$ cat design/flow/design.v
module alu (input signed [10:0] regA, regB,  
				input [1:0] opcode,
				input clock, computestrobe,
				output reg signed[20:0] result,  
				output reg remain,  
				output reg [20:0] remainder  
				);
	reg [10:0] N, D;
	reg signed [20:0] res_t;
	reg [20:0] rem_t;
	reg signed [22:0] P;
	integer i;
	always @(posedge clock) begin
		if (computestrobe) begin
			res_t = result;
			rem_t = remainder; 
			remain <= 1'b0;
			case(opcode)
			2'b00 : begin 
				res_t = regA + regB;
			end
			2'b01 : begin
				res_t = regA - regB;
			end
			2'b10 : begin
				P = {{11{1'b0}}, regB, 1'b0};
				for (i = 11; i > 0; i = i-1) begin
					case (P [1:0]) 
						2'b01 : P[22:12] = P[22:12] + regA;
						2'b10 : P[22:12] = P[22:12] - regA;
						default: begin end
					endcase
					P = {P[22], P[22:1]};
				end
				res_t = P [21:1];
			end
			2'b11 : begin
				res_t = 21'd0;
				rem_t = 21'd0;
				N = (regA[10] == 1)? -regA: regA;
				D = (regB[10] == 1)? -regB: regB;
				if(D != 11'd0) begin  
					for (i = 10; i >= 0; i = i-1) begin
						rem_t = rem_t << 1;
						rem_t[0] = N[i];
						if (rem_t >= D) begin
							rem_t = rem_t - D;
							res_t[i] = 1'b1;
						end
					end
					if(regA[10] == 1'b1 && rem_t != 21'd0) begin  
						rem_t = D - rem_t;
						res_t = res_t + 1'b1;
					end
					res_t = ((regA[10] == 1)^(regB[10] == 1))? -res_t:res_t;
					remain <= 1'b1;
				end
			end
			default : begin	end
			endcase
			result <= res_t;
			remainder <= rem_t;
		end
	end
endmodule 
module bcdtobin (
	input [31:0] BCD,
	output reg signed [10:0] binout);
	reg signed [10:0] temp;
	always @ (*) begin
		temp = 11'd0;  
		if(BCD[3:0] < 4'b1010) begin  
			temp = temp + BCD[3:0];		
		end else if (BCD[3:0] == 4'b1110) begin  
			temp = -temp;  
		end
		if(BCD[7:4] < 4'b1010) begin  
			temp = temp + (11'd10*BCD[7:4]);		
		end else if (BCD[7:4] == 4'b1110) begin  
			temp = -temp;
		end
		if(BCD[11:8] < 4'b1010) begin  
			temp = temp + (11'd100 * BCD[11:8]);
		end else if (BCD[11:8] == 4'b1110) begin  
			temp = -temp;
		end
		if(BCD[15:12] == 4'b1110) begin  
			temp = -temp;
		end
		binout = temp;
	end
endmodule 
module bintobcd(input signed [20:0] bin,
						output reg [31:0] bcdnum);
		reg [51:0] masterreg;
		reg negative;
		integer i;
		always @(bin) begin
			masterreg = {52{1'b0}};
			negative = (bin[20] == 1)? 1'b1: 1'b0;
			masterreg[19:0] = (negative)? -bin[19:0]: bin[19:0];
			for (i = 0; i < 20; i = i + 1) begin
				if(masterreg[23:20] >= 4'd5 ) begin
				  masterreg[23:20] = masterreg[23:20] + 4'd3;
				end
				if(masterreg[27:24] >= 4'd5 ) begin
				  masterreg[27:24] = masterreg[27:24] + 4'd3;
				end
				if(masterreg[31:28] >= 4'd5 ) begin
				  masterreg[31:28] = masterreg[31:28] + 4'd3;
				end
				if(masterreg[35:32] >= 4'd5 ) begin
				  masterreg[35:32] = masterreg[35:32] + 4'd3;
				end
				if(masterreg[39:36] >= 4'd5 ) begin
				  masterreg[39:36] = masterreg[39:36] + 4'd3;
				end
				if(masterreg[43:40] >= 4'd5 ) begin
				  masterreg[43:40] = masterreg[43:40] + 4'd3;
				end
				if(masterreg[47:44] >= 4'd5 ) begin
				  masterreg[47:44] = masterreg[47:44] + 4'd3;
				end
				masterreg = masterreg << 1;
			end
			masterreg[51:48] = (negative)? 4'b1110 : 4'b1111;
			bcdnum = masterreg[51:20];
		end
	endmodule 
module numlength (input signed [20:0] binary_num,
	output reg [3:0]length);
reg signed [20:0] abs_num;
always @ (*) begin
	abs_num = (binary_num[20] == 1)? -binary_num: binary_num;
	length <= 3'd1;
	if (abs_num > 22'd9) length <= 3'd2;
	if (abs_num > 22'd99) length <= 3'd3;
	if (abs_num > 22'd999) length <= 3'd4;
	if (abs_num > 22'd9999) length <= 3'd5;
	if (abs_num > 22'd99999) length <= 3'd6;
end
endmodule
module resultformatter (input clock, remain,
					input [20:0] ALUresult, ALUremainder,
					output reg [31:0] formattedresult, 
					output reg [31:0] result_formem);
	wire [3:0] length_result, length_remainder;
	reg [31:0] temp_result, temp_result_1, temp_remainder;
	reg [3:0] result_used, result_used_1, remainder_used;
	wire [31:0] result_bcd, remainder_bcd;
	wire result_neg;
	numlength resultlength (.binary_num(ALUresult),
									.length(length_result));
	numlength remainderlength (.binary_num(ALUremainder),
										.length(length_remainder));
	bintobcd result_to_bcd(.bin(ALUresult),
									.bcdnum(result_bcd));
	bintobcd remainder_to_bcd(.bin(ALUremainder),
									.bcdnum(remainder_bcd));
	assign result_neg = ALUresult[20];
	integer i;
	reg [31:0] fr_t, fm_t;
	always @ (posedge clock) begin
		fr_t = formattedresult;
		result_used = 4'd0;
		remainder_used = 4'd0;
		temp_remainder = remainder_bcd;
		temp_result = result_bcd;
		for (i = 0; i < 8; i = i + 1) begin
			fr_t = fr_t >> 4;  
			if (remainder_used < length_remainder && remain) begin  
				fr_t[31:28] = temp_remainder[3:0];  
				temp_remainder = temp_remainder >> 4;  
				remainder_used = remainder_used + 1'd1;  
			end else if (remainder_used == length_remainder && remain) begin
				fr_t[31:28] = 4'b1010;  
				remainder_used = remainder_used + 1'd1;
			end else if (result_used < length_result) begin  
				fr_t[31:28] = temp_result[3:0];  
				temp_result = temp_result >> 4;  
				result_used = result_used + 1'd1;  
			end else if (result_used == length_result && result_neg == 1) begin  
				fr_t[31:28] = 4'b1110;  
				result_used = result_used + 1'd1;
			end else begin
				fr_t[31:28] = 4'b1111;  
			end
		end
		formattedresult <= fr_t;
	end
	always @ (posedge clock) begin
		fm_t = result_formem;
		result_used_1 = 3'd0;
		temp_result_1 = result_bcd;
		for (i = 0; i < 8; i = i + 1) begin
			fm_t = fm_t >> 4;
			if (result_used_1 < length_result && result_used_1 < 3'd3) begin  
				fm_t[31:28] = temp_result_1[3:0];
				temp_result_1 = temp_result_1 >> 4;
				result_used_1 = result_used_1 + 1'd1;
			end else begin
				fm_t[31:28] = 4'b1111;  
			end
		end
		result_formem <= fm_t;
	end
endmodule 
module control (input dig_in,
				input reset_in,
				input ex_in,
				input op_in,
				input bksp_in,
				input MS_in,
				input MR_in,
				input MC_in,
				input sub_in,
				input clock,
				input rst,
				output reg bksp_A,
				output reg bksp_B,
				output reg load_A,
				output reg load_B,
				output reg load_mem,
				output reg clear_mem,
				output reg load_A_mem,
				output reg load_B_mem,
				output reg load_op,
				output reg execute,
				output reg reset_out,
				output reg [1:0] display_select);
	parameter start = 0, op_A = 1, op_A_neg = 2, oprnd = 3, op_B = 4, op_B_neg = 5, result = 6;
	reg[2:0]state;
	always @(posedge clock) begin
		if (rst) state <= start;
		else case(state)
			start: begin
				if (sub_in) state <= op_A_neg;
				if (dig_in || MR_in) state <= op_A;
			end
			op_A: begin
				if(op_in) state <= oprnd;
				if(reset_in) state <= start;
			end
			op_A_neg: begin
				if (sub_in || bksp_in) state <= start;
				if (dig_in || MR_in) state <= op_A;
				if(reset_in) state <= start;
			end
			oprnd: begin
				if (sub_in) state <= op_B_neg;
				if(dig_in) state <= op_B;
				if(reset_in) state <= start;
			end
			op_B: begin
				if(ex_in) state <= result;
				if(reset_in) state <= start;
			end
			op_B_neg: begin
				if (sub_in || bksp_in) state <= oprnd;
				if (dig_in || MR_in) state <= op_B;
				if(reset_in) state <= start;
			end
			result: begin
				if (reset_in) state <= start;
			end
		endcase
	end
	always @(*) begin
		bksp_A <= 0;
		bksp_B <= 0;
		load_A <= 0;
		load_B <= 0;
		load_mem <= (MS_in)? 1'b1:1'b0;
		clear_mem <= (MC_in)? 1'b1:1'b0;
		load_A_mem <= 0;
		load_B_mem <= 0;
		load_op <= 0;
		execute <= 0;
		reset_out <= 0;
		case(state)
			start: begin
				if (MR_in) load_A_mem <=1;
				else if (sub_in || dig_in) load_A <= 1;
				else 	reset_out <= 1;
				display_select <= 2'b00;
			end
			op_A: begin
				if(dig_in) load_A <= 1;
				if(MR_in) load_A_mem <=1;
				if(bksp_in) bksp_A <= 1;
				if (op_in) load_op <= 1;
				display_select = 2'b00;
			end
			op_B: begin
				if(dig_in) load_B <= 1;
				if(MR_in) load_B_mem <=1;
				if(bksp_in) bksp_B <= 1;
				if(ex_in) execute <= 1;
				display_select = 2'b01;
			end
			op_A_neg: begin
				if(dig_in) load_A <= 1;
				if (sub_in || bksp_in) bksp_A <= 1'b1;
				if(MR_in) load_A_mem <=1;
				display_select = 2'b00;
			end
			op_B_neg: begin
				if(dig_in) load_B <= 1;
				if(MR_in) load_B_mem <=1;
				if (sub_in || bksp_in) bksp_B <= 1'b1;
				display_select = 2'b01;
			end
			oprnd: begin
				if (sub_in || dig_in) load_B <= 1'b1;
				display_select = 2'b01;
			end
			result: begin
				display_select = 2'b10;
			end
			default : begin
				display_select <= 2'b00;
			end
		endcase
	end
endmodule
module bcdreg (input clock,
			input rst,
			input [3:0] digit,
			input [31:0] mem,
			input load,
			input bksp,
			input clear,
			input load_mem,
			output reg [31:0] bcdreg
);
	reg [31:0] nxt;
	always @ (posedge clock) begin
			nxt = bcdreg;
			if (rst || clear) begin  
				nxt = {8{4'b1111}};
			end else if (load_mem) begin
				nxt = mem;
			end else if (bksp) begin
				nxt = nxt >> 4;
				nxt[31:28] = 4'b1111;
			end else if (load) begin
				if(nxt[11:8] == 4'b1110) begin 
					nxt[15:0] = nxt[15:0] << 4;
				end else begin
					nxt[11:0] = nxt[11:0] << 4;
				end
				nxt[3:0] = digit;
			end
		bcdreg <= nxt;
	end
endmodule 
module memreg (input clock,
			input rst,
			input [31:0] mem_input,
			input load,
			input clear,
			output reg [31:0] memreg
);
	always @ (posedge clock) begin
			if (rst || clear) begin
				memreg <= {{7{4'b1111}},4'b0000};
			end else if (load) begin
				memreg <= mem_input;
			end 
	end
endmodule 
module memmux (input [1:0] display_select,
					input [31:0] A, B, result,
					output reg [31:0] mem_input);
	always @(*) begin
		case (display_select)
			2'b00 : mem_input = A;
			2'b01 : mem_input = B;
			2'b10 : mem_input = result;
			default : mem_input = A;
		endcase
	end
endmodule 
module displaymux (input [1:0] display_select,
					input [31:0] reg_A, reg_B, reg_result,
					output reg [3:0] hex0_out, hex1_out, hex2_out, hex3_out, hex4_out, hex5_out, hex6_out, hex7_out);
	reg [31:0] selected_reg;
	always @(*) begin
		case (display_select)
			2'b00 : selected_reg = reg_A;
			2'b01 : selected_reg = reg_B;
			2'b10 : selected_reg = reg_result;
			default : selected_reg = reg_A;
		endcase
	 hex0_out = selected_reg[3:0];
	 hex1_out = selected_reg[7:4];
	 hex2_out = selected_reg[11:8];
	 hex3_out = selected_reg[15:12];
	 hex4_out = selected_reg[19:16];
	 hex5_out = selected_reg[23:20];
	 hex6_out = selected_reg[27:24];
	 hex7_out = selected_reg[31:28];
	end
endmodule 
module char_7seg( input [3:0] S,
						output reg [0:6] Display);
	always @(S)
	begin
		case (S)
		4'b0000  : Display <= 7'b0000001;  
		4'b0001  : Display <= 7'b1001111;  
		4'b0010  : Display <= 7'b0010010;  
		4'b0011  : Display <= 7'b0000110;  
		4'b0100  : Display <= 7'b1001100;  
		4'b0101  : Display <= 7'b0100100;  
		4'b0110  : Display <= 7'b0100000;  
		4'b0111  : Display <= 7'b0001111;  
		4'b1000  : Display <= 7'b0000000;  
		4'b1001  : Display <= 7'b0001100;  
		4'b1010  : Display <= 7'b1111010;  
		4'b1110  : Display <= 7'b1111110;  
		default  : Display <= 7'b1111111;  
		endcase
	end
endmodule
module inputhandler (
	input keystrobe,
	input [3:0] keycode,
	output dig_strobe,
	output reset_strobe,
	output ex_strobe,
	output op_strobe,
	output sub_strobe,
	output [3:0] dig_code,
	output [1:0] op_code);
assign dig_strobe = ((keycode < 4'b1010) && keystrobe)? 1'b1:1'b0;
assign reset_strobe = ((keycode == 4'b1010) && keystrobe)? 1'b1:1'b0;
assign ex_strobe = ((keycode == 4'b1011) && keystrobe)? 1'b1:1'b0;
assign op_strobe = ((keycode > 4'b1011) && keystrobe)? 1'b1:1'b0;
assign sub_strobe = ((keycode == 4'b1110) && keystrobe)? 1'b1:1'b0;
assign dig_code = keycode;
assign op_code = ~keycode[1:0];  
endmodule
module opreg (input load,
			input [1:0] op_code,
			input clock,
			output reg [1:0] operator);
	always @ (posedge clock) begin
		if(load)	operator <= op_code;
	end
endmodule 
module posedgetrigger (
		input clock,
		input rst,
		input signal,
		output strobe);
	reg signal_last;
	always @(posedge clock) begin
			if (rst) signal_last <= 1'b0;
			else signal_last <= signal;
	end
	assign strobe = (signal && ~signal_last)? 1'b1:1'b0;
endmodule 
module negedgetrigger (
		input clock,
		input rst,
		input signal,
		output strobe);
	reg signal_last;
	always @(posedge clock) begin
			if (rst) signal_last <= 1'b1;
			else signal_last <= signal;
	end
	assign strobe = (~signal && signal_last)? 1'b1:1'b0;
endmodule 
module PBhandler (
	input [3:0] KEY,
	input clock,
	input rst,
	output bksp_strobe,
	output MS_strobe,
	output MR_strobe,
	output MC_strobe);
negedgetrigger bksp (.clock(clock), .rst(rst), .signal(KEY[0]), .strobe(bksp_strobe));
negedgetrigger MS (.clock(clock), .rst(rst), .signal(KEY[1]), .strobe(MS_strobe));
negedgetrigger MR (.clock(clock), .rst(rst), .signal(KEY[2]), .strobe(MR_strobe));
negedgetrigger MC (.clock(clock), .rst(rst), .signal(KEY[3]), .strobe(MC_strobe));
endmodule
`default_nettype none
module calculator (input CLOCK_50,
							input RESET,
							input KEYPRESSED,
							input [3:0] KEYCODE,
							input [3:0] KEY,
							output [0:6] HEX0, HEX1, HEX2, HEX3, HEX4, HEX5, HEX6, HEX7
							);
		wire clockmain = CLOCK_50;
		wire rst = RESET;
		wire [3:0] keycode = KEYCODE;
		wire keystrobe;
		wire load_A, load_B;
		wire bksp_A, bksp_B;
		posedgetrigger keypressedge (.clock(clockmain), .rst(rst), .signal(KEYPRESSED), .strobe(keystrobe));
		wire dig_strobe, reset_strobe, ex_strobe, op_strobe, sub_strobe;
		wire [3:0] dig_code;
		wire [1:0] op_code;
		inputhandler keypad (
			.keystrobe(keystrobe),
			.keycode(keycode),
			.dig_strobe(dig_strobe),
			.reset_strobe(reset_strobe),
			.ex_strobe(ex_strobe),
			.op_strobe(op_strobe),
			.sub_strobe(sub_strobe),
			.dig_code(dig_code),
			.op_code(op_code)
		);
		wire bksp_strobe, MS_strobe, MR_strobe, MC_strobe;
		PBhandler PB (
			.KEY(KEY),
			.clock(clockmain),
			.rst(rst),
			.bksp_strobe(bksp_strobe),
			.MS_strobe(MS_strobe),
			.MR_strobe(MR_strobe),
			.MC_strobe(MC_strobe)
		);
		wire [1:0] display_select;
		wire load_op, reset_state, execute, load_A_mem, load_B_mem, load_mem, clear_mem;
		control FSM (
			.dig_in(dig_strobe),
			.reset_in(reset_strobe),
			.ex_in(ex_strobe),
			.op_in(op_strobe),
			.bksp_in(bksp_strobe),
			.MS_in(MS_strobe),
			.MR_in(MR_strobe),
			.MC_in(MC_strobe),
			.sub_in(sub_strobe),
			.clock(clockmain),
			.rst(rst),
			.bksp_A(bksp_A),
			.bksp_B(bksp_B),
			.load_A(load_A),
			.load_B(load_B),
			.load_mem(load_mem),
			.clear_mem(clear_mem),
			.load_A_mem(load_A_mem),
			.load_B_mem(load_B_mem),
			.load_op(load_op),
			.reset_out(reset_state),
			.execute(execute),  
			.display_select(display_select)
		);
		wire[31:0] reg_A, reg_B;
		wire [31:0] memory_selected, memory_stored;
		bcdreg operand_A (.clock(clockmain), .rst(rst),
							.digit(dig_code),
							.load(load_A),
							.bksp(bksp_A),
							.clear(reset_state),
							.bcdreg(reg_A),
							.mem(memory_stored),
							.load_mem(load_A_mem)
							);
		bcdreg operand_B (.clock(clockmain), .rst(rst),
							.digit(dig_code),
							.load(load_B),
							.bksp(bksp_B),
							.clear(reset_state),
							.bcdreg(reg_B),
							.mem(memory_stored),
							.load_mem(load_B_mem)
							);
		wire [1:0] operator;
		opreg op (.clock(clockmain),
			.load(load_op),
			.op_code(op_code),
			.operator(operator)
		);
		wire [10:0] reg_A_binary, reg_B_binary;
		wire [31:0] reg_result, reg_memresult;
		wire [20:0] result_bin, remainder_bin; 
		wire remain;
		bcdtobin reg_A_tobinary (.BCD(reg_A), .binout(reg_A_binary));
		bcdtobin reg_B_tobinary (.BCD(reg_B), .binout(reg_B_binary));
		alu alu_1 (.regA(reg_A_binary), 
					.regB(reg_B_binary),
					.opcode(operator),
					.clock(clockmain),
					.computestrobe(execute),
					.result(result_bin),
					.remain(remain),
					.remainder(remainder_bin));
		resultformatter resultformatter_1 (.clock(clockmain),
														.remain(remain),
														.ALUresult(result_bin),
														.ALUremainder(remainder_bin),
														.formattedresult(reg_result),
														.result_formem(reg_memresult));
		memmux memory_select (.display_select(display_select),
									.A(reg_A),
									.B(reg_B),
									.result(reg_memresult),
									.mem_input(memory_selected));
		memreg memory_register (.clock(clockmain), .rst(rst),
										.mem_input(memory_selected),
										.load(load_mem),
										.clear(clear_mem),
										.memreg(memory_stored));
		wire [3:0] hex0char_A, hex1char_A, hex2char_A, bcdneg_A;
		wire [3:0] hex0char_B, hex1char_B, hex2char_B, bcdneg_B;
		wire [3:0] hex0_out, hex1_out, hex2_out, hex3_out, hex4_out, hex5_out, hex6_out, hex7_out;
		displaymux displayMUX (.display_select(display_select),
								.reg_A(reg_A),
								.reg_B(reg_B),
								.reg_result(reg_result),
								.hex0_out(hex0_out), 
								.hex1_out(hex1_out), 
								.hex2_out(hex2_out), 
								.hex3_out(hex3_out), 
								.hex4_out(hex4_out), 
								.hex5_out(hex5_out), 
								.hex6_out(hex6_out), 
								.hex7_out(hex7_out)
								);
		char_7seg H0 (.S(hex0_out), .Display(HEX0));
		char_7seg H1 (.S(hex1_out), .Display(HEX1));
		char_7seg H2 (.S(hex2_out), .Display(HEX2));
		char_7seg H3 (.S(hex3_out), .Display(HEX3));
		char_7seg H4 (.S(hex4_out), .Display(HEX4));
		char_7seg H5 (.S(hex5_out), .Display(HEX5));
		char_7seg H6 (.S(hex6_out), .Display(HEX6));
		char_7seg H7 (.S(hex7_out), .Display(HEX7));
endmodule 
$ cat design/flow/run.sh
#!/bin/bash
# the make line also repeats each setting of config.mk as NAME=value (left out here)
make -C /OpenROAD-flow-scripts/flow DESIGN_CONFIG=/design/flow/config.mk WORK_HOME=/design/flow/orfs CLKGATE_MAP_FILE= finish
$ cat design/flow/config.mk
export PLATFORM = sky130hd
export DESIGN_NAME = calculator
export DESIGN_NICKNAME = calculator
export VERILOG_FILES = /design/flow/design.v
export SDC_FILE = /design/flow/constraint.sdc
export NUM_CORES = 4
export LEC_CHECK = 0
export ABC_AREA = 1
export CAP_MARGIN = 5
export CELL_PAD_IN_SITES_GLOBAL_PLACEMENT = 0
export CORE_ASPECT_RATIO = 0.52
export CORE_MARGIN = 3
export CORE_UTILIZATION = 71
export CTS_CLUSTER_DIAMETER = 253
export CTS_CLUSTER_SIZE = 74
export PLACE_DENSITY_LB_ADDON = 0.09
export SETUP_SLACK_MARGIN = -0.66
export SLEW_MARGIN = 40
$ cat design/flow/constraint.sdc
create_clock -name core_clock -period 23.6 [get_ports {CLOCK_50}]
set_input_delay 4.7200 -clock core_clock [delete_from_list [all_inputs] [get_ports {CLOCK_50}]]
set_output_delay 4.7200 -clock core_clock [all_outputs]
set_load 0.01 [all_outputs]
==> flow_summary.toml, run 1 <==
# physical design summary
[synthesis]
netlist_top_cells_count = "nand2_1, inv_1, nor2_1"
synth.most_common_cell = "nand2_1"
yosysWarnings = 14
ys_sh_mux = 0.00318
syn_inst = 8876
ys_ff = 217
ys_sh_simple = 0.354
yosysChipArea_um2 = 50800
synthTopLogicFamily = "simple AND/OR/NAND/NOR gates"
top_cells_by_area = "ha_1, nand2_1, inv_1"
fa_ha_area_frac = 0.177
top_area_frac = 0.165
ys_types = 72
top_area_cell = "ha_1"
synth_area_um2 = 50800
edf_count = 45
synthAoiAreaFrac = 0.178
flop_cell = "dfxtp_1"
synthXorXnorAreaFrac = 0.0598
synthArstFlopShare = 0
synth_area_per_cell_um2 = 5.72
ys_cells = 8876
ys_seq_frac = 0.0944

[floorplan]
die_w_um = 377
num_rows = 70
die_area_um2 = 74900
fp_util = 0.720
top_level_ports = 67
core-area_um2 = 70500
die_height_um = 199

[clock_network]
ctsLongestPathBuffers = 3
root_buffer = "clkbuf_16"
h-tree-depth = 1
cts_made_buffers = 6
cts.sink_count = 217
cts_hold_buffers = 0

[status]
status = "stopped before the end"
firstError = "[ERROR GRT-0232] Routing congestion too high. Check the congestion heatmap in the GUI."
stop_stage = "global routing (5_1_grt)"

[placed_design]
portBuffers = 66
dpl_worst_slack_ns = -5.30
dpl.cell_count = 10664
dpl.hpwl_mm = 156
gp_congestion = 1.15
place_area_um2 = 59900

[grt]
track_usage = 0.792
grt_overflow = 276
## per-stage QoR
step	setup TNS [ns]	utilization
after floorplan	-169.75	-
after CTS	-110.05	0.881
after detailed placement	-205.28	0.849
after global placement	-117.79	0.849
## per-layer routing
| metal | GRT overflow | track usage |
|---|---|---|
| met1 | 39 | 0.820 |
| met2 | 111 | 0.903 |
| met3 | 37 | 0.704 |
| met5 | 5 | 0.612 |
| met4 | 84 | 0.669 |
## repair_timing
| item | CTS |
|---|---|
| pin swaps | 168 |
| hold endpoints to repair | 0 |
| resized | 257 |
| setup endpoints to repair | 42 |
| buffers inserted | 133 |
| gates cloned | 4 |
==> run 2: changes to the inputs <==
Settings changed: CAP_MARGIN 5 to 20, CELL_PAD_IN_SITES_GLOBAL_PLACEMENT 0 to unset, CORE_ASPECT_RATIO 0.52 to unset, CORE_MARGIN 3 to 2, CORE_UTILIZATION 71 to 34, CTS_CLUSTER_DIAMETER 253 to unset, CTS_CLUSTER_SIZE 74 to unset, PLACE_DENSITY_LB_ADDON 0.09 to unset, SETUP_SLACK_MARGIN -0.66 to unset, SLEW_MARGIN 40 to 20.
Clock period 23.6 ns to 76.4 ns, I/O delays scaled along.
==> run 2 against run 1 <==
The run now finishes clean. Die area grew 100%. Area after synthesis unchanged. Synthesized cell count stayed put.
==> flow_summary.toml, run 2 <==
# implementation run metrics
[drt]
firstDrtPassIters = 6
vias = 55221
viasPerCell = 5.12
diodes = 0
wl_per_cell_um = 14.9
route.detailed.drc = 0
drtIter0Drc = 3814
drt-total-wl_mm = 160
antenna_left = 0

[status]
status = "complete, no violations"

[floorplan]
die_area_um2 = 152000
core-area_um2 = 148000
num_rows = 141
fp_util = 0.343
die_height_um = 390
die_w_um = 390
top_level_ports = 67

[grt]
grt_max_degree = 65
grt_overflow = 0
grt_first_pass_wirelength_mm = 258
track_usage = 0.202
grt_antenna_before_repair = 1
grt_pass1_vias = 51053

[synthesis]
synth_area_um2 = 50800
top_area_frac = 0.165
flop_cell = "dfxtp_1"
ys_types = 72
netlist_top_cells_count = "nand2_1, inv_1, nor2_1"
top_area_cell = "ha_1"
yosysWarnings = 14
ys_seq_frac = 0.0944
synth_area_per_cell_um2 = 5.72
synthTopLogicFamily = "simple AND/OR/NAND/NOR gates"
ys_ff = 217
ys_sh_simple = 0.354
fa_ha_area_frac = 0.177
synthArstFlopShare = 0
edf_count = 45
synth.most_common_cell = "nand2_1"
synthXorXnorAreaFrac = 0.0598
synthAoiAreaFrac = 0.178
top_cells_by_area = "ha_1, nand2_1, inv_1"
yosysChipArea_um2 = 50800
ys_sh_mux = 0.00318
syn_inst = 8876
ys_cells = 8876

[setup_path]
slowest_stage = "nor4_1"
path_buffers = 30
reg2reg_slack_ns = 39.85
cp_max_fo = 36
cp_top_family = "AND-OR/OR-AND gates"
start_kind = "flip-flop"
worst-path-stages = 204
max_stage_delay_ns = 0.64
cp.arrival_ns = 36.94
reg2reg_to = "alu_1.remainder[18]"
endpoint = "alu_1.remainder[18]"
cp_common_cell = "a21oi_1"
critical_path.startpoint = "operand_A.bcdreg[5]"
critical_path.endpoint_type = "flip-flop"
r2r_start = "operand_A.bcdreg[5]"
reg2reg_depth = 204
required_ns = 76.80
critical_path_class = "reg2reg"

[clock_network]
ctsLongestPathBuffers = 3
postCtsSetupBuffers = 0
post_cts_resize_count = 0
cts_tree = "yes"
root_buffer = "clkbuf_16"
cts_made_buffers = 27
cts.sink_count = 217
path_clk_slew_ns = 0.06
cts_hold_buffers = 0
worst_skew_pair.late_latency_ns = 0.57
h-tree-depth = 1

[job]
max_cap_violations = 0
warnings = 211

[finish]
final_net_count = 9549
synthToLayoutAreaGrowth_pct = 7.18

[sta]
finalCritPeriodShare = 0.478
rsz0062_at_grt = "false"
relSlewSlack = 0.315
timing.hold.ws_ns = 0.470
setup_violations = 0
hold_viol = 0
worst_pin_slew_ns = 1.03
clock_skew_ns = 0.0262
setup_tns_ns = 0
fin_crit_ns = 36.55
fmax_ghz = 0.0274
maxSlewViolCount = 0

[hold_path]
hp-start = "operand_B.bcdreg[23]"
hold_path_depth = 2
min_path_type = "reg2reg"
hold_path_end = "operand_B.bcdreg[23]"

[placed_design]
portBuffers = 66
gp_congestion = 0.938
dpl.hpwl_mm = 130
run 2: metrics by stage:
| step | instance area [um2] | setup WS, ns | instances | util |
|---|---|---|---|---|
| floorplan | 50900 | 44.41 | 8895 | - |
| global placement | 53500 | 40.95 | 10739 | 0.361 |
| detailed placement | 53500 | 40.32 | 10739 | 0.361 |
| CTS | 54400 | 40.18 | 10788 | 0.368 |
| global route | 54400 | 35.35 | 10788 | 0.368 |
| finish | 54400 | 39.85 | 10788 | 0.368 |
run 2: area by class of cell:
cell class                      instances  area (um2)
Timing Repair Buffer                  119        1060
Inverter                             1565        5870
Clock buffer                           43         831
Fill cell                           16071       93600
Multi-Input combinational cell       6908       39400
Sequential cell                       217        4790
Clock inverter                          6         103
Tap cell                             1930        2410
run 2: per-layer routing:
metal  global-route usage  up-vias  part of all wire
met5                    0        -                 0
met4               0.0636        0             0.034
met1                0.259    24954              0.45
met2                0.356     1324              0.47
met3               0.0152      271             0.048
li1                     -    28672                 -
==> run 3: changes to the inputs <==
Settings changed: CELL_PAD_IN_SITES_GLOBAL_PLACEMENT set to 1, CORE_MARGIN 2 to 3, CORE_UTILIZATION 34 to 60, CTS_CLUSTER_DIAMETER set to 53, SETUP_SLACK_MARGIN set to 5.0, SLEW_MARGIN 20 to 0.
Clock period 76.4 ns to 30.5 ns, I/O delays scaled along.
==> run 3 against run 2 <==
The run now fails in global placement without I/O (3_1_place_gp_skip_io). Die area fell by 42%. Area after synthesis did not move. Synthesized cell count did not move.
==> flow_summary.toml, run 3 <==
# physical design summary
[status]
status = "stopped before the end"
stop_stage = "global placement without I/O (3_1_place_gp_skip_io)"
firstError = "[ERROR GPL-0301] Utilization 101.110 % exceeds 100%."

[synthesis]
synth.most_common_cell = "nand2_1"
yosysChipArea_um2 = 50800
syn_inst = 8876
ys_sh_mux = 0.00318
synth_area_per_cell_um2 = 5.72
fa_ha_area_frac = 0.177
top_area_cell = "ha_1"
synth_area_um2 = 50800
edf_count = 45
synthXorXnorAreaFrac = 0.0598
netlist_top_cells_count = "nand2_1, inv_1, nor2_1"
synthArstFlopShare = 0
top_area_frac = 0.165
synthTopLogicFamily = "simple AND/OR/NAND/NOR gates"
yosysWarnings = 14
ys_seq_frac = 0.0944
synthAoiAreaFrac = 0.178
ys_sh_simple = 0.354
ys_cells = 8876
ys_types = 72
ys_ff = 217
flop_cell = "dfxtp_1"
top_cells_by_area = "ha_1, nand2_1, inv_1"

[floorplan]
num_rows = 106
core-area_um2 = 83700
fp_util = 0.607
die_height_um = 297
die_area_um2 = 88200
die_w_um = 297
==> run 4: changes to the inputs <==
Settings changed: ABC_AREA 1 to 0, CAP_MARGIN 20 to 25, CELL_PAD_IN_SITES_GLOBAL_PLACEMENT 1 to unset, CORE_MARGIN 3 to 2, CORE_UTILIZATION 60 to 50, CTS_CLUSTER_DIAMETER 53 to 27, HOLD_SLACK_MARGIN set to 0.18, PLACE_DENSITY_LB_ADDON set to 0.22, SETUP_SLACK_MARGIN 5.0 to unset, SLEW_MARGIN 0 to 30.
Clock period 30.5 ns to 23.0 ns, I/O delays scaled along.
==> run 4 against run 3 <==
The layout now fails its checks (negative setup slack). Area after synthesis up 4.3%. Synthesized cell count shrank 15%. Die area rose by 23%.
==> flow_summary.toml, run 4 <==
# implementation run metrics
[status]
status = "complete, but fails checks"
violations = "negative setup slack"

[synthesis]
synthAoiAreaFrac = 0.265
ys_sh_simple = 0.245
top_area_cell = "ha_1"
synth_area_per_cell_um2 = 7.03
syn_inst = 7540
ys_types = 126
netlist_top_cells_count = "nand2_1, nor2_1, ha_1"
ys_seq_frac = 0.0905
top_cells_by_area = "ha_1, xnor2_1, dfxtp_1"
synth_area_um2 = 53000
synthXorXnorAreaFrac = 0.0879
fa_ha_area_frac = 0.170
ys_cells = 7540
top_area_frac = 0.158
synth.most_common_cell = "nand2_1"
yosysWarnings = 14
flop_cell = "dfxtp_1"
synthTopLogicFamily = "AND-OR/OR-AND gates"
edf_count = 45
ys_sh_mux = 0.0858
yosysChipArea_um2 = 53000
ys_ff = 217
synthArstFlopShare = 0

[sta]
clock_skew_ns = 0.0253
setup_ws_ns = -13.48
fin_crit_ns = 36.48
rsz0062_at_grt = "true"
worst_pin_slew_ns = 1.01
maxSlewViolCount = 0
hold_viol = 0
fmax_ghz = 0.0274
setup_violations = 42
finalCritPeriodShare = 1.59
timing.hold.ws_ns = 0.491
relSlewSlack = 0.322

[placed_design]
dpl_worst_slack_ns = -13.17
dpl.cell_count = 9880
portBuffers = 66
place_area_um2 = 63700
gp_congestion = 0.957
dpl.hpwl_mm = 146

[floorplan]
num_rows = 119
die_height_um = 330
die_area_um2 = 109000
core-area_um2 = 105000
die_w_um = 330
top_level_ports = 67
fp_util = 0.504

[setup_path]
r2r_start = "operand_B.bcdreg[1]"
max_stage_delay_ns = 0.44
cp_max_fo = 6
worst-path-stages = 237
cp_top_family = "AND-OR/OR-AND gates"
slowest_stage = "o31ai_1"
critical_path.endpoint_type = "flip-flop"
critical_path_class = "reg2reg"
reg2reg_to = "alu_1.remainder[13]"
endpoint = "alu_1.remainder[13]"
path_buffers = 92
reg2reg_slack_ns = -13.48
start_kind = "flip-flop"
cp.arrival_ns = 36.77
required_ns = 23.28
cp_common_cell = "buf_4"
reg2reg_depth = 237
critical_path.startpoint = "operand_B.bcdreg[1]"

[grt]
grt_antenna_before_repair = 5
grt_overflow = 0
grt_pass1_vias = 58132
grt_max_degree = 68
grt_first_pass_wirelength_mm = 297
track_usage = 0.330

[drt]
antenna_left = 0
drt-total-wl_mm = 191
viasPerCell = 5.92
drtIter0Drc = 5334
wl_per_cell_um = 18.5
firstDrtPassIters = 6
route.detailed.drc = 0
vias = 61228

[clock_network]
cts.sink_count = 217
root_buffer = "clkbuf_16"
worst_skew_pair.late_latency_ns = 0.58
h-tree-depth = 2
ctsLongestPathBuffers = 3
cts_hold_buffers = 0
cts_tree = "yes"
cts_made_buffers = 50
path_clk_slew_ns = 0.05

[job]
max_cap_violations = 0
warnings = 214

[hold_path]
hold_path_depth = 2
min_path_type = "reg2reg"
hp-start = "memory_register.memreg[3]"
hold_path_end = "memory_register.memreg[3]"

[finish]
synthToLayoutAreaGrowth_pct = 31.4
stdcell_area_um2 = 69600
final_net_count = 9621
instances_no_fill = 10344
==> run 4: final cells by class <==
cell class / instances / area, um2
antenna: 1 / 2.50
clock buffer: 56 / 1320
clock inverter: 38 / 472
fill: 8955 / 35500
inverter: 526 / 1990
multi-input combinational: 6552 / 47200
sequential: 217 / 4810
tap: 1391 / 1740
timing repair buffer: 1563 / 12100
==> run 4: timing repair <==
item	in CTS	in global routing
endpoints found under the hold margin	0	0
gates resized	112	185
pin swaps	133	120
setup endpoints to repair	51	77
setup buffers	305	73
==> run 4: through the flow <==
stage / utilization / setup TNS (ns)
2_1_floorplan: - / -592.56
3_3_place_gp: 0.606 / -514.72
3_5_place_dp: 0.606 / -542.15
4_1_cts: 0.649 / -479.64
5_1_grt: 0.662 / -647.51
6_report: 0.662 / -554.04
==> run 4: layer usage <==
metal  global-route usage  vias to the layer above  wire length, um
met3               0.0377                      599            12100
li1                     -                    29762                -
met1                0.408                    28676            79200
met5                    0                        -               46
met2                0.570                     2185            89100
met4                0.153                        6            10500
==> run 5: changes to the inputs <==
Settings changed: ABC_AREA 0 to 1, CAP_MARGIN 25 to 20, CORE_UTILIZATION 50 to 68, CTS_CLUSTER_DIAMETER 27 to 45, CTS_CLUSTER_SIZE set to 34, HOLD_SLACK_MARGIN 0.18 to unset, PLACE_DENSITY_LB_ADDON 0.22 to unset, SLEW_MARGIN 30 to 20, TNS_END_PERCENT set to 5.
Clock period 23.0 ns to 17.4 ns, I/O delays scaled along.
==> run 5 against run 4 <==
The flow now stops in global routing (5_1_grt). Synthesized cell count increased by 18%. Area after synthesis decreased by 4.1%. Die area decreased by 29%.
==> flow_summary.toml, run 5 <==
# physical design summary
[floorplan]
num_rows = 100
die_w_um = 277
top_level_ports = 67
die_area_um2 = 76900
die_height_um = 277
core-area_um2 = 74200
fp_util = 0.684

[clock_network]
ctsLongestPathBuffers = 3
root_buffer = "clkbuf_16"
cts_made_buffers = 25
h-tree-depth = 1
cts.sink_count = 217
cts_hold_buffers = 0

[synthesis]
edf_count = 45
synth_area_per_cell_um2 = 5.72
ys_ff = 217
synthXorXnorAreaFrac = 0.0598
fa_ha_area_frac = 0.177
synth_area_um2 = 50800
synthTopLogicFamily = "simple AND/OR/NAND/NOR gates"
syn_inst = 8876
ys_sh_simple = 0.354
synthArstFlopShare = 0
top_area_cell = "ha_1"
synthAoiAreaFrac = 0.178
ys_cells = 8876
ys_sh_mux = 0.00318
top_cells_by_area = "ha_1, nand2_1, inv_1"
yosysChipArea_um2 = 50800
ys_seq_frac = 0.0944
ys_types = 72
flop_cell = "dfxtp_1"
yosysWarnings = 14
synth.most_common_cell = "nand2_1"
netlist_top_cells_count = "nand2_1, inv_1, nor2_1"
top_area_frac = 0.165

[placed_design]
dpl.hpwl_mm = 136
portBuffers = 66
gp_congestion = 1.02

[grt]
track_usage = 0.696
grt_overflow = 51

[status]
status = "stopped before the end"
stop_stage = "global routing (5_1_grt)"
firstError = "[ERROR GRT-0232] Routing congestion too high. Check the congestion heatmap in the GUI."
-- run 5: per-stage QoR --
stage | instance area [um2] | setup TNS, ns | worst slack, ns | instances
3_3_place_gp | 60900 | -365.09 | -8.98 | 10839
2_1_floorplan | 51600 | -433.88 | -10.83 | 8895
4_1_cts | 64300 | -340.71 | -8.38 | 11074
3_5_place_dp | 60900 | -424.47 | -10.14 | 10839
-- run 5: per-layer routing --
layer  overflow  global-route usage
met1          2               0.693
met2         31               0.898
met3          2               0.524
met5          0               0.318
met4         16               0.633
-- run 5: what timing repair did --
| action | in CTS |
|---|---|
| gates cloned | 3 |
| endpoints found under the setup margin | 72 |
| buffers inserted | 189 |
| pin swaps | 171 |
| gates resized | 287 |
==> run 6: changes to the inputs <==
Settings changed: ABC_AREA 1 to 0, CELL_PAD_IN_SITES_GLOBAL_PLACEMENT set to 1, CORE_MARGIN 2 to 3, CORE_UTILIZATION 68 to 52, CTS_CLUSTER_DIAMETER 45 to 53, CTS_CLUSTER_SIZE 34 to unset, PLACE_DENSITY_LB_ADDON set to 0.29, SETUP_SLACK_MARGIN set to 5.0, SLEW_MARGIN 20 to 0, TNS_END_PERCENT 5 to unset.
Clock period 17.4 ns to 58.1 ns, I/O delays scaled along.
==> run 6 against run 5 <==
The run now finishes clean. Area after synthesis increased by 4.3%. Die area increased by 38%. Synthesized cell count decreased by 15%.
==> flow_summary.toml, run 6 <==
# implementation run metrics
[placed_design]
gp_congestion = 0.958
dpl.cell_count = 8781
place_area_um2 = 55100
portBuffers = 66
dpl.hpwl_mm = 131

[sta]
setup_tns_ns = 0
worst_pin_slew_ns = 1.32
setup_violations = 0
relSlewSlack = 0.113
maxSlewViolCount = 0
fin_crit_ns = 48.62
fmax_ghz = 0.0206
clock_skew_ns = 0.0242
rsz0062_at_grt = "false"
hold_viol = 0
finalCritPeriodShare = 0.837

[grt]
grt_first_pass_wirelength_mm = 260
grt_overflow = 0
grt_antenna_before_repair = 1
grt_pass1_vias = 49899
track_usage = 0.291
grt_max_degree = 65

[setup_path]
max_stage_delay_ns = 0.59
critical_path.endpoint_type = "flip-flop"
cp_max_fo = 22
endpoint = "alu_1.remainder[13]"
reg2reg_depth = 224
r2r_start = "operand_B.bcdreg[1]"
cp_top_family = "AND-OR/OR-AND gates"
reg2reg_to = "alu_1.remainder[13]"
cp.arrival_ns = 48.94
start_kind = "flip-flop"
cp_common_cell = "o21ai_0"
worst-path-stages = 224
slowest_stage = "or4_1"
critical_path_class = "reg2reg"
path_buffers = 11
required_ns = 58.42
reg2reg_slack_ns = 9.48
critical_path.startpoint = "operand_B.bcdreg[1]"

[clock_network]
cts_tree = "yes"
path_clk_slew_ns = 0.06
root_buffer = "clkbuf_16"
worst_skew_pair.late_latency_ns = 0.60
cts.sink_count = 217
cts_hold_buffers = 0
postCtsSetupBuffers = 0
h-tree-depth = 1
ctsLongestPathBuffers = 3
cts_made_buffers = 30

[hold_path]
hp-start = "memory_register.memreg[3]"
hold_path_end = "memory_register.memreg[3]"
hold_path_depth = 2
min_path_type = "reg2reg"

[drt]
wl_met3_mm = 7.72
route.met2.wl_mm = 75.2
drtIter0Drc = 4176
diodes = 0
antenna_left = 0
vias = 53881
drt-total-wl_mm = 163
viasPerCell = 6.10
top_layer_used = "met4"
route.detailed.drc = 0
firstDrtPassIters = 8
wl_per_cell_um = 18.5
wl_met1_mm = 72.8

[floorplan]
top_level_ports = 67
fp_util = 0.527
die_w_um = 325
num_rows = 116
die_height_um = 325
die_area_um2 = 106000
core-area_um2 = 101000

[synthesis]
synth_area_per_cell_um2 = 7.03
top_area_cell = "ha_1"
fa_ha_area_frac = 0.170
yosysChipArea_um2 = 53000
ys_types = 126
ys_sh_mux = 0.0858
synth.most_common_cell = "nand2_1"
top_area_frac = 0.158
synthAoiAreaFrac = 0.265
top_cells_by_area = "ha_1, xnor2_1, dfxtp_1"
flop_cell = "dfxtp_1"
synth_area_um2 = 53000
synthArstFlopShare = 0
ys_ff = 217
synthTopLogicFamily = "AND-OR/OR-AND gates"
ys_sh_simple = 0.245
syn_inst = 7540
edf_count = 45
ys_cells = 7540
ys_seq_frac = 0.0905
synthXorXnorAreaFrac = 0.0879
yosysWarnings = 14
netlist_top_cells_count = "nand2_1, nor2_1, ha_1"

[finish]
logic_area_um2 = 45500
stdcell_area_um2 = 56100
final_net_count = 8169
fin_util = 0.558
instances_no_fill = 8839
synthToLayoutAreaGrowth_pct = 5.94
fillers = 9925
seq_area_um2 = 4790

[status]
status = "complete, no violations"

[job]
warnings = 211
max_cap_violations = 0
run 6: area by class of cell:
| class | instances | share of cell area |
|---|---|---|
| multi-input combinational | 6553 | 0.810 |
| tap | 1357 | 0.0303 |
| clock buffer | 41 | 0.0154 |
| sequential | 217 | 0.0854 |
| timing repair buffer | 129 | 0.0204 |
| timing repair inverter | 1 | 0.0000892 |
| clock inverter | 15 | 0.00325 |
| inverter | 526 | 0.0353 |
run 6: stage by stage:
step	setup slack (ns)	hold slack [ns]
after CTS	9.12	0.483
after global routing	5.04	0.522
after global placement	10.57	0.460
after detailed placement	9.35	0.474
final	9.48	0.484
after floorplan	14.18	0.442
run 6: timing repair:
| item | 4_1_cts | 5_1_grt |
|---|---|---|
| gates resized | 0 | 6 |
| hold endpoints to repair | 0 | 0 |
| setup endpoints to repair | 0 | 35 |
run 6: layer usage:
metal / global-route usage / vias up
li1: - / 26904
met1: 0.378 / 25100
met2: 0.497 / 1553
met3: 0.0182 / 324
met4: 0.123 / 0
met5: 0 / -
==> run 7: changes to the inputs <==
Settings changed: ABC_AREA 0 to 1, CELL_PAD_IN_SITES_GLOBAL_PLACEMENT 1 to 0, CORE_MARGIN 3 to 2, CORE_UTILIZATION 52 to 70, PLACE_DENSITY set to 0.65, PLACE_DENSITY_LB_ADDON 0.29 to unset.
Clock period 58.1 ns to 72.1 ns, I/O delays scaled along.
==> run 7 against run 6 <==
Register-to-register slack improved by 26 ns. Die area is 29% lower. Sequential share of layout area rose by 0.49 points. Fmax grew 32%. Synthesized cell count grew 18%. Global-route usage increased by 10 points.
==> flow_summary.toml, run 7 <==
# implementation run metrics
[hold_path]
hold_path_end = "operand_B.bcdreg[30]"
hold_path_depth = 2
min_path_type = "reg2reg"
hp-start = "operand_B.bcdreg[30]"

[sta]
clock_skew_ns = 0.0137
setup_tns_ns = 0
finalCritPeriodShare = 0.512
rsz0062_at_grt = "false"
relSlewSlack = 0.241
hold_viol = 0
fin_crit_ns = 36.94
setup_violations = 0
setup_ws_ns = 35.16
maxSlewViolCount = 0
fmax_ghz = 0.0271
worst_pin_slew_ns = 1.14

[finish]
final_net_count = 9541
synthToLayoutAreaGrowth_pct = 4.58

[setup_path]
path_buffers = 28
reg2reg_to = "alu_1.remainder[19]"
critical_path_class = "reg2reg"
cp_top_family = "simple AND/OR/NAND/NOR gates"
reg2reg_depth = 204
worst-path-stages = 204
reg2reg_slack_ns = 35.16
cp_max_fo = 36
max_stage_delay_ns = 0.80
r2r_start = "operand_A.bcdreg[5]"
slowest_stage = "nor4_1"
cp_common_cell = "a21oi_1"
endpoint = "alu_1.remainder[19]"
start_kind = "flip-flop"
critical_path.startpoint = "operand_A.bcdreg[5]"
cp.arrival_ns = 37.37
critical_path.endpoint_type = "flip-flop"
required_ns = 72.52

[floorplan]
num_rows = 98
die_height_um = 273
fp_util = 0.709
top_level_ports = 67
die_w_um = 273
core-area_um2 = 71600
die_area_um2 = 74700

[placed_design]
dpl_worst_slack_ns = 35.92
gp_congestion = 1.05
dpl.hpwl_mm = 123
portBuffers = 66

[job]
warnings = 213
max_cap_violations = 0

[grt]
grt_antenna_before_repair = 0
track_usage = 0.394
grt_pass1_vias = 52164
grt_max_degree = 65
grt_first_pass_wirelength_mm = 248
grt_overflow = 0

[drt]
top_layer_used = "met4"
route.detailed.drc = 0
wl_met1_mm = 61.7
route.met2.wl_mm = 69.7
drt-total-wl_mm = 154
antenna_left = 0
viasPerCell = 5.89
vias = 57676
wl_per_cell_um = 15.7
firstDrtPassIters = 7
drtIter0Drc = 5540
wl_met3_mm = 12.1

[clock_network]
root_buffer = "clkbuf_16"
ctsLongestPathBuffers = 3
path_clk_slew_ns = 0.06
cts_hold_buffers = 0
cts_made_buffers = 27
post_cts_resize_count = 0
worst_skew_pair.late_latency_ns = 0.57
postCtsSetupBuffers = 0
cts.sink_count = 217
cts_tree = "yes"
h-tree-depth = 1

[synthesis]
synth_area_um2 = 50800
synth_area_per_cell_um2 = 5.72
ys_ff = 217
ys_seq_frac = 0.0944
top_area_cell = "ha_1"
ys_sh_simple = 0.354
synthXorXnorAreaFrac = 0.0598
yosysChipArea_um2 = 50800
fa_ha_area_frac = 0.177
yosysWarnings = 14
synthTopLogicFamily = "simple AND/OR/NAND/NOR gates"
ys_sh_mux = 0.00318
flop_cell = "dfxtp_1"
top_cells_by_area = "ha_1, nand2_1, inv_1"
edf_count = 45
synth.most_common_cell = "nand2_1"
ys_cells = 8876
synthAoiAreaFrac = 0.178
syn_inst = 8876
synthArstFlopShare = 0
ys_types = 72
netlist_top_cells_count = "nand2_1, inv_1, nor2_1"
top_area_frac = 0.165

[status]
status = "complete, no violations"
==> run 7: cell type report <==
cell class,instances,area [um2]
Sequential cell,217,4790
Fill cell,6346,18500
Timing Repair Buffer,111,998
Tap cell,950,1190
Clock inverter,9,114
Inverter,1565,5870
Clock buffer,36,781
Multi-Input combinational cell,6908,39400
Antenna cell,1,2.50
==> run 7: per-layer routing <==
metal | global-route usage | up-vias
met5 | 0 | -
met4 | 0.236 | 0
met3 | 0.0402 | 552
met2 | 0.677 | 2569
met1 | 0.476 | 25878
li1 | - | 28677
==> run 7: metrics by stage <==
step	area, um2	util	hold slack (ns)	cells
floorplan	50900	-	0.438	8895
global placement	52200	0.729	0.453	9751
detailed placement	52200	0.729	0.467	9751
CTS	53100	0.742	0.481	9796
global route	53100	0.742	0.519	9796
finish	53100	0.742	0.485	9797
==> run 8: changes to the inputs <==
Settings changed: CELL_PAD_IN_SITES_GLOBAL_PLACEMENT 0 to 1, CORE_MARGIN 2 to 3, CORE_UTILIZATION 70 to 56, PLACE_DENSITY 0.65 to 0.45, SETUP_SLACK_MARGIN 5.0 to -0.31, SLEW_MARGIN 0 to 40.
Clock period 72.1 ns to 23.8 ns, I/O delays scaled along.
==> run 8 against run 7 <==
The layout now fails its checks (max-capacitance violations, max-slew violations, negative setup slack). Clock skew grew 0.019 ns. Register-to-register slack lost 41 ns. Synthesized cell count is the same. Wire length grew 25%. Highest routed layer is now met5. Global-route usage shrank 3.9 points. Utilization shrank 0.88 points. Non-clock buffer count grew 1238. Critical path type unchanged. Die area grew 26%. Largest cell class unchanged. First-iteration DRC count grew 15%. Fmax grew 24%.
==> flow_summary.toml, run 8 <==
# implementation run metrics
[drt]
wl_per_cell_um = 17.1
drtIter0Drc = 6348
vias = 64661
route.detailed.drc = 0
viasPerCell = 5.74
firstDrtPassIters = 10
antenna_left = 0
drt-total-wl_mm = 193

[job]
warnings = 216
max_cap_violations = 2

[grt]
grt-busiest-layer = "met2"
use_met2 = 0.619
grt_max_degree = 65
met3_usage = 0.0353
grt_pass1_vias = 58625
grt_antenna_before_repair = 8
track_usage = 0.355
grt_first_pass_wirelength_mm = 282
use_met1 = 0.421
grt_overflow = 0

[setup_path]
cp_top_family = "simple AND/OR/NAND/NOR gates"
worst-path-stages = 197
path_buffers = 32
critical_path.startpoint = "operand_A.bcdreg[1]"
max_stage_delay_ns = 0.48
reg2reg_to = "alu_1.remainder[19]"
reg2reg_depth = 197
endpoint = "alu_1.remainder[19]"
cp.arrival_ns = 30.10
cp_max_fo = 8
critical_path_class = "reg2reg"
required_ns = 24.22
critical_path.endpoint_type = "flip-flop"
slowest_stage = "fa_1"
reg2reg_slack_ns = -5.88
start_kind = "flip-flop"
cp_common_cell = "a21oi_2"
r2r_start = "operand_A.bcdreg[1]"

[synthesis]
ys_cells = 8876
synth_area_per_cell_um2 = 5.72
synthAoiAreaFrac = 0.178
yosysWarnings = 14
netlist_top_cells_count = "nand2_1, inv_1, nor2_1"
synth.most_common_cell = "nand2_1"
fa_ha_area_frac = 0.177
ys_seq_frac = 0.0944
top_area_cell = "ha_1"
ys_sh_simple = 0.354
synth_area_um2 = 50800
edf_count = 45
synthTopLogicFamily = "simple AND/OR/NAND/NOR gates"
flop_cell = "dfxtp_1"
ys_sh_mux = 0.00318
yosysChipArea_um2 = 50800
ys_ff = 217
synthArstFlopShare = 0
syn_inst = 8876
ys_types = 72
synthXorXnorAreaFrac = 0.0598
top_cells_by_area = "ha_1, nand2_1, inv_1"
top_area_frac = 0.165

[clock_network]
root_buffer = "clkbuf_16"
cts_hold_buffers = 0
h-tree-depth = 1
cts_tree = "yes"
path_clk_slew_ns = 0.06
cts.sink_count = 217
worst_skew_pair.late_latency_ns = 0.59
ctsLongestPathBuffers = 3
cts_made_buffers = 28

[sta]
fmax_ghz = 0.0337
maxSlewViolCount = 4
worst_pin_slew_ns = 1.62
clock_skew_ns = 0.0330
finalCritPeriodShare = 1.25
fin_crit_ns = 29.68
rsz0062_at_grt = "true"
setup_ws_ns = -5.88
setup_violations = 42
timing.hold.ws_ns = 0.483
hold_viol = 0
relSlewSlack = -0.0922

[placed_design]
dpl_worst_slack_ns = -3.82
portBuffers = 66
dpl.hpwl_mm = 135
gp_congestion = 0.993

[finish]
final_net_count = 10784
synthToLayoutAreaGrowth_pct = 28.7

[floorplan]
core-area_um2 = 89200
die_area_um2 = 94300
top_level_ports = 67
die_height_um = 307
num_rows = 109
fp_util = 0.569
die_w_um = 307

[status]
violations = "max-capacitance violations, max-slew violations, negative setup slack"
status = "complete, but fails checks"

[hold_path]
hold_path_depth = 2
min_path_type = "reg2reg"
hold_path_end = "operand_B.bcdreg[30]"
hp-start = "operand_B.bcdreg[30]"
## run 8: cell type report
type                            count  area [um2]
Inverter                         1565        5920
Tap cell                         1165        1460
Sequential cell                   217        4800
Timing Repair Buffer             1349       10500
Clock buffer                       39         782
Clock inverter                     13         136
Fill cell                        7360       23800
Multi-Input combinational cell   6909       41800
Antenna cell                        5        12.5
Timing Repair inverter              3        20.0
## run 8: what timing repair did
| item | CTS | global route |
|---|---|---|
| gates cloned | 4 | 0 |
| setup buffers | 206 | 66 |
| pin swaps | 187 | 137 |
| setup endpoints to repair | 42 | 42 |
| resized | 231 | 221 |
## run 8: per-stage QoR
step                 util  setup TNS, ns  instance area [um2]  cells
detailed placement  0.678        -149.51                60500  10935
finish              0.733        -235.80                65400  11265
floorplan               -        -161.35                51800   8895
global route        0.733        -269.81                65300  11260
global placement    0.678        -104.54                60500  10935
CTS                 0.717         -63.72                63900  11195
## run 8: routing by layer
metal / routed length (um) / vias to the layer above
met5: 40 / -
met4: 16700 / 6
met3: 17300 / 1257
met2: 85700 / 3395
met1: 72900 / 28856
li1: - / 31147
==> run 9: changes to the inputs <==
Settings changed: CELL_PAD_IN_SITES_GLOBAL_PLACEMENT 1 to unset, CORE_MARGIN 3 to 2, CORE_UTILIZATION 56 to 72, CTS_CLUSTER_DIAMETER 53 to 180, CTS_CLUSTER_SIZE set to 96, PLACE_DENSITY 0.45 to 0.39, SETUP_SLACK_MARGIN -0.31 to -2.0, SLEW_MARGIN 40 to 20.
Clock period 23.8 ns to 21.3 ns, I/O delays scaled along.
==> run 9 against run 8 <==
The flow now stops in global routing (5_1_grt). Synthesized cell count unchanged. Area after synthesis unchanged. Die area down 23%.
==> flow_summary.toml, run 9 <==
# physical design summary
[status]
status = "stopped before the end"
stop_stage = "global routing (5_1_grt)"
firstError = "[ERROR GRT-0116] Global routing finished with congestion. Check the congestion regions in the DRC Viewer."

[floorplan]
top_level_ports = 67
core-area_um2 = 69900
die_height_um = 270
die_w_um = 270
num_rows = 97
fp_util = 0.726
die_area_um2 = 72700

[synthesis]
yosysChipArea_um2 = 50800
syn_inst = 8876
netlist_top_cells_count = "nand2_1, inv_1, nor2_1"
ys_sh_mux = 0.00318
synthTopLogicFamily = "simple AND/OR/NAND/NOR gates"
synth_area_per_cell_um2 = 5.72
flop_cell = "dfxtp_1"
top_area_cell = "ha_1"
ys_sh_simple = 0.354
ys_types = 72
synthAoiAreaFrac = 0.178
synthXorXnorAreaFrac = 0.0598
synthArstFlopShare = 0
ys_cells = 8876
top_cells_by_area = "ha_1, nand2_1, inv_1"
synth_area_um2 = 50800
yosysWarnings = 14
top_area_frac = 0.165
synth.most_common_cell = "nand2_1"
edf_count = 45
ys_ff = 217
fa_ha_area_frac = 0.177
ys_seq_frac = 0.0944

[clock_network]
cts_hold_buffers = 0
ctsLongestPathBuffers = 3
cts_made_buffers = 6
h-tree-depth = 1
cts.sink_count = 217
root_buffer = "clkbuf_16"

[placed_design]
dpl_worst_slack_ns = -6.56
dpl.hpwl_mm = 135
gp_congestion = 1.04
dpl.cell_count = 10651
portBuffers = 66

[grt]
track_usage = 0.748
grt_overflow = 113
-- run 9: routing by layer --
metal,GRT usage,overflow
met4,0.689,40
met2,0.929,60
met3,0.610,5
met1,0.737,8
met5,0.420,0
-- run 9: repair_timing --
action | 4_1_cts
cloned | 3
gates resized | 265
buffers inserted | 252
pin swaps | 153
endpoints found under the setup margin | 42
-- run 9: through the flow --
stage                     area (um2)
after CTS                      62900
after detailed placement       59800
after global placement         59800
after floorplan                51800
==> run 10: changes to the inputs <==
Settings changed: CORE_UTILIZATION 72 to 64, CTS_CLUSTER_DIAMETER 180 to unset, CTS_CLUSTER_SIZE 96 to unset, PLACE_DENSITY 0.39 to unset, SETUP_SLACK_MARGIN -2.0 to unset.
Clock period 21.3 ns to 40.9 ns, I/O delays scaled along.
==> run 10 against run 9 <==
The run now finishes clean. Synthesized cell count stayed put. Die area is 12% higher. Area after synthesis stayed put.
==> flow_summary.toml, run 10 <==
# implementation run metrics
[sta]
relSlewSlack = 0.253
fin_crit_ns = 36.44
setup_ws_ns = 4.46
setup_violations = 0
hold_viol = 0
finalCritPeriodShare = 0.891
fmax_ghz = 0.0274
setup_tns_ns = 0
maxSlewViolCount = 0
worst_pin_slew_ns = 1.12
rsz0062_at_grt = "false"
clock_skew_ns = 0.0143

[setup_path]
reg2reg_to = "alu_1.remainder[18]"
critical_path_class = "reg2reg"
worst-path-stages = 206
start_kind = "flip-flop"
reg2reg_depth = 206
cp_max_fo = 36
slowest_stage = "nand4_1"
cp_common_cell = "a21oi_1"
r2r_start = "operand_A.bcdreg[3]"
critical_path.startpoint = "operand_A.bcdreg[3]"
cp_top_family = "AND-OR/OR-AND gates"
cp.arrival_ns = 36.84
reg2reg_slack_ns = 4.46
critical_path.endpoint_type = "flip-flop"
required_ns = 41.30
endpoint = "alu_1.remainder[18]"
path_buffers = 31
max_stage_delay_ns = 0.52

[clock_network]
cts_hold_buffers = 0
h-tree-depth = 1
cts_made_buffers = 24
post_cts_resize_count = 0
worst_skew_pair.late_latency_ns = 0.55
path_clk_slew_ns = 0.07
root_buffer = "clkbuf_16"
cts.sink_count = 217
postCtsSetupBuffers = 0
ctsLongestPathBuffers = 3
cts_tree = "yes"

[synthesis]
yosysWarnings = 14
synth_area_per_cell_um2 = 5.72
synthTopLogicFamily = "simple AND/OR/NAND/NOR gates"
yosysChipArea_um2 = 50800
top_cells_by_area = "ha_1, nand2_1, inv_1"
synthAoiAreaFrac = 0.178
netlist_top_cells_count = "nand2_1, inv_1, nor2_1"
synth_area_um2 = 50800
synth.most_common_cell = "nand2_1"
ys_types = 72
ys_sh_mux = 0.00318
syn_inst = 8876
ys_cells = 8876
ys_sh_simple = 0.354
synthArstFlopShare = 0
top_area_frac = 0.165
edf_count = 45
flop_cell = "dfxtp_1"
synthXorXnorAreaFrac = 0.0598
ys_ff = 217
ys_seq_frac = 0.0944
top_area_cell = "ha_1"
fa_ha_area_frac = 0.177

[placed_design]
portBuffers = 66
dpl.hpwl_mm = 122
dpl_worst_slack_ns = 4.62
gp_congestion = 1.01

[job]
max_cap_violations = 0
warnings = 213

[drt]
vias = 56083
drt-total-wl_mm = 152
viasPerCell = 5.67
wl_per_cell_um = 15.3
drtIter0Drc = 4573
firstDrtPassIters = 6
antenna_left = 0
route.detailed.drc = 0

[grt]
grt_overflow = 0
grt_antenna_before_repair = 2
grt_first_pass_wirelength_mm = 246
grt_pass1_vias = 50728
grt_max_degree = 65
track_usage = 0.358

[hold_path]
hold_path_end = "operand_B.bcdreg[29]"
hp-start = "operand_B.bcdreg[29]"
min_path_type = "reg2reg"
hold_path_depth = 2

[floorplan]
die_height_um = 286
top_level_ports = 67
die_area_um2 = 81600
die_w_um = 286
num_rows = 103
fp_util = 0.645
core-area_um2 = 78700

[finish]
seq_area_um2 = 4790
synthToLayoutAreaGrowth_pct = 4.58
final_net_count = 9542
fillers = 7573
logic_area_um2 = 39400

[status]
status = "complete, no violations"
## run 10: layout make-up
class	count	area share
inverters	1565	0.111
repair buffers	115	0.0194
multi-input cells	6908	0.741
clock inverters	9	0.00193
clock buffers	29	0.0119
well taps	1050	0.0247
diodes	2	0.0000942
flip-flops and latches	217	0.0903
## run 10: metrics by stage
step | hold WS (ns) | std cells | utilization | area [um2]
CTS | 0.474 | 9893 | 0.674 | 53100
global placement | 0.451 | 9855 | 0.665 | 52400
floorplan | 0.438 | 8895 | - | 50900
global route | 0.501 | 9893 | 0.674 | 53100
detailed placement | 0.456 | 9855 | 0.665 | 52400
finish | 0.477 | 9895 | 0.674 | 53100
## run 10: layer usage
layer | GRT usage | vias to the layer above | routed length, um
li1 | - | 28655 | -
met1 | 0.444 | 25001 | 62800
met2 | 0.612 | 1959 | 69000
met3 | 0.0329 | 466 | 10200
met4 | 0.199 | 2 | 9720
met5 | 0 | - | 9
